==> wip/indigo <==
// SimulatedDevice
module SimulatedDevice(
    input[1:0] global_state,
    input sys_clk,
    input rx,
    output tx,
    input turn_left_signal,
    input turn_right_signal,
    input move_forward_signal,
    input move_backward_signal,
    input place_barrier_signal,
    input destroy_barrier_signal,
    input rst,
    input clutch,
    input throttle,
    input brake,
    input power_on,
    input power_off,
    output front_detector,
    output back_detector,
    output left_detector,
    output right_detector,
    output move_backward_light,
    output move_forward_light,
    output turn_left_light,
    output turn_right_light,
    output power_light,
    output reg [2:0] state_light,
    output reg [3:0] moving_light,
    output [7:0] seg1,
    output [7:0] seg2,
    output [7:0] an
    );
export LEC_CHECK = 0
export ABC_AREA = 1
export CAP_MARGIN = 0
export CELL_PAD_IN_SITES_DETAIL_PLACEMENT = 0
export CELL_PAD_IN_SITES_GLOBAL_PLACEMENT = 0
export CORE_MARGIN = 2
export CORE_UTILIZATION = 71
export CTS_CLUSTER_DIAMETER = 295
export CTS_CLUSTER_SIZE = 35
export MAX_ROUTING_LAYER = met5
export PLACE_DENSITY = 0.64
export SETUP_SLACK_MARGIN = 1.37
export SLEW_MARGIN = 5
export TNS_END_PERCENT = 60
create_clock -name core_clock -period 15.9 [get_ports {sys_clk}]
run.sh (not shown) runs the stock make flow with config.mk's settings and CLKGATE_MAP_FILE=.
==> inputs of wip/delta, as changes to wip/indigo <==
- CAP_MARGIN: 0 -> 5
- CELL_PAD_IN_SITES_DETAIL_PLACEMENT: 0 -> not set
- CELL_PAD_IN_SITES_GLOBAL_PLACEMENT: 0 -> not set
- CORE_UTILIZATION: 71 -> 70
- CTS_CLUSTER_DIAMETER: 295 -> 104
- CTS_CLUSTER_SIZE: 35 -> not set
- MAX_ROUTING_LAYER: met5 -> not set
- PLACE_DENSITY: 0.64 -> not set
- SETUP_SLACK_MARGIN: 1.37 -> -0.8
- SLEW_MARGIN: 5 -> 20
- TNS_END_PERCENT: 60 -> not set
==> flow/constraint.sdc (replaced) <==
create_clock -name core_clock -period 13.3 [get_ports {sys_clk}]
set_input_delay 2.6600 -clock core_clock [delete_from_list [all_inputs] [get_ports {sys_clk}]]
set_output_delay 2.6600 -clock core_clock [all_outputs]
set_load 0.01 [all_outputs]
==> inputs of wip/violet, as changes to wip/indigo <==
- CAP_MARGIN: 0 -> 20
- CELL_PAD_IN_SITES_DETAIL_PLACEMENT: 0 -> not set
- CELL_PAD_IN_SITES_GLOBAL_PLACEMENT: 0 -> not set
- CORE_UTILIZATION: 71 -> 72
- CTS_CLUSTER_DIAMETER: 295 -> 268
- CTS_CLUSTER_SIZE: 35 -> not set
- MAX_ROUTING_LAYER: met5 -> not set
- PLACE_DENSITY: 0.64 -> not set
- SETUP_SLACK_MARGIN: 1.37 -> -1.04
- SLEW_MARGIN: 5 -> 20
- TNS_END_PERCENT: 60 -> not set
==> flow/constraint.sdc (replaced) <==
create_clock -name core_clock -period 13.6 [get_ports {sys_clk}]
set_input_delay 2.7200 -clock core_clock [delete_from_list [all_inputs] [get_ports {sys_clk}]]
set_output_delay 2.7200 -clock core_clock [all_outputs]
set_load 0.01 [all_outputs]
==> inputs of wip/quartz, as changes to wip/indigo <==
- CAP_MARGIN: 0 -> 5
- CELL_PAD_IN_SITES_DETAIL_PLACEMENT: 0 -> not set
- CELL_PAD_IN_SITES_GLOBAL_PLACEMENT: 0 -> not set
- CORE_UTILIZATION: 71 -> 72
- CTS_CLUSTER_DIAMETER: 295 -> 290
- CTS_CLUSTER_SIZE: 35 -> 37
- MAX_ROUTING_LAYER: met5 -> not set
- PLACE_DENSITY: 0.64 -> not set
- PLACE_DENSITY_LB_ADDON: not set -> 0.16
- SETUP_SLACK_MARGIN: 1.37 -> 4.1
- SLEW_MARGIN: 5 -> 20
- TNS_END_PERCENT: 60 -> not set
==> flow/constraint.sdc (replaced) <==
create_clock -name core_clock -period 13.8 [get_ports {sys_clk}]
set_input_delay 2.7600 -clock core_clock [delete_from_list [all_inputs] [get_ports {sys_clk}]]
set_output_delay 2.7600 -clock core_clock [all_outputs]
set_load 0.01 [all_outputs]
==> summary.txt <==
Implementation results

The flow did not finish. The run ended at 5_1_grt. Detailed placement reports a standard cell area of 36,250 µm². The width of the chip is around 220 µm. The final weighted congestion recorded by global placement is 0.9166. From bottom edge to top edge, the die measures about 220 µm. The report lists the number of standard-cell rows as 78.

The die covers approximately 47,000 µm². In this run the post-CTS setup repair buffer count came out at 94. The detailed placer's ending HPWL is 53,400 µm. Counting the buffers created by CTS gives 17. In the floorplan report the effective utilization is 0.7168. Per the CTS log, the maximum H-tree level is 1.
-- figures above: wip/indigo

==> summary.txt <==
Implementation results

The number of clock buffers added by TritonCTS is ~47. The post-CTS repair timing setup buffer count is 47. The flow ran to the end, but the layout failed its checks.

Across all setup checks in the final design, the least slack found is -3.232 ns. The last timing report of the flow puts the setup violation total at 27. From bottom edge to top edge, the die measures 216.3 µm. Summed over all nets, the half-perimeter wirelength after detailed placement is 55,880 µm. According to the floorplan report, the total die area is 46,800 µm². The run did not pass the layout checks because of negative setup slack.
-- figures above: wip/violet

==> summary.txt <==
Implementation results

The run stopped with a tool error. The run ended at 5_1_grt. The first error in the log reads "[ERROR GRT-0232] Routing congestion too high. Check the congestion heatmap in the GUI". Per the CTS log, the maximum H-tree level is 1.

The floorplan utilization is 0.7324. Per the detailed placement report, the placed cell area equals ~37,000 µm². Post-CTS timing repair inserted about 120 buffers for setup.

The die area is about 47,000 µm². The die is 216.3 µm tall.
-- figures above: wip/quartz

==> summary.txt <==
Implementation results

The checks that failed were max-capacitance violations, max-slew violations, negative setup slack. The run finished, with violations left. The last timing report of the flow puts the setup violation total at 27. Per the run summary, max-cap violations total 1.

The final weighted congestion of routability-driven global placement is 0.9522. In the post-route analysis, the smallest setup slack over all paths is -4.749 ns. The floorplan utilization is 0.7122. Pins over their slew limit in the final report were tallied at 3.
-- figures above: wip/delta

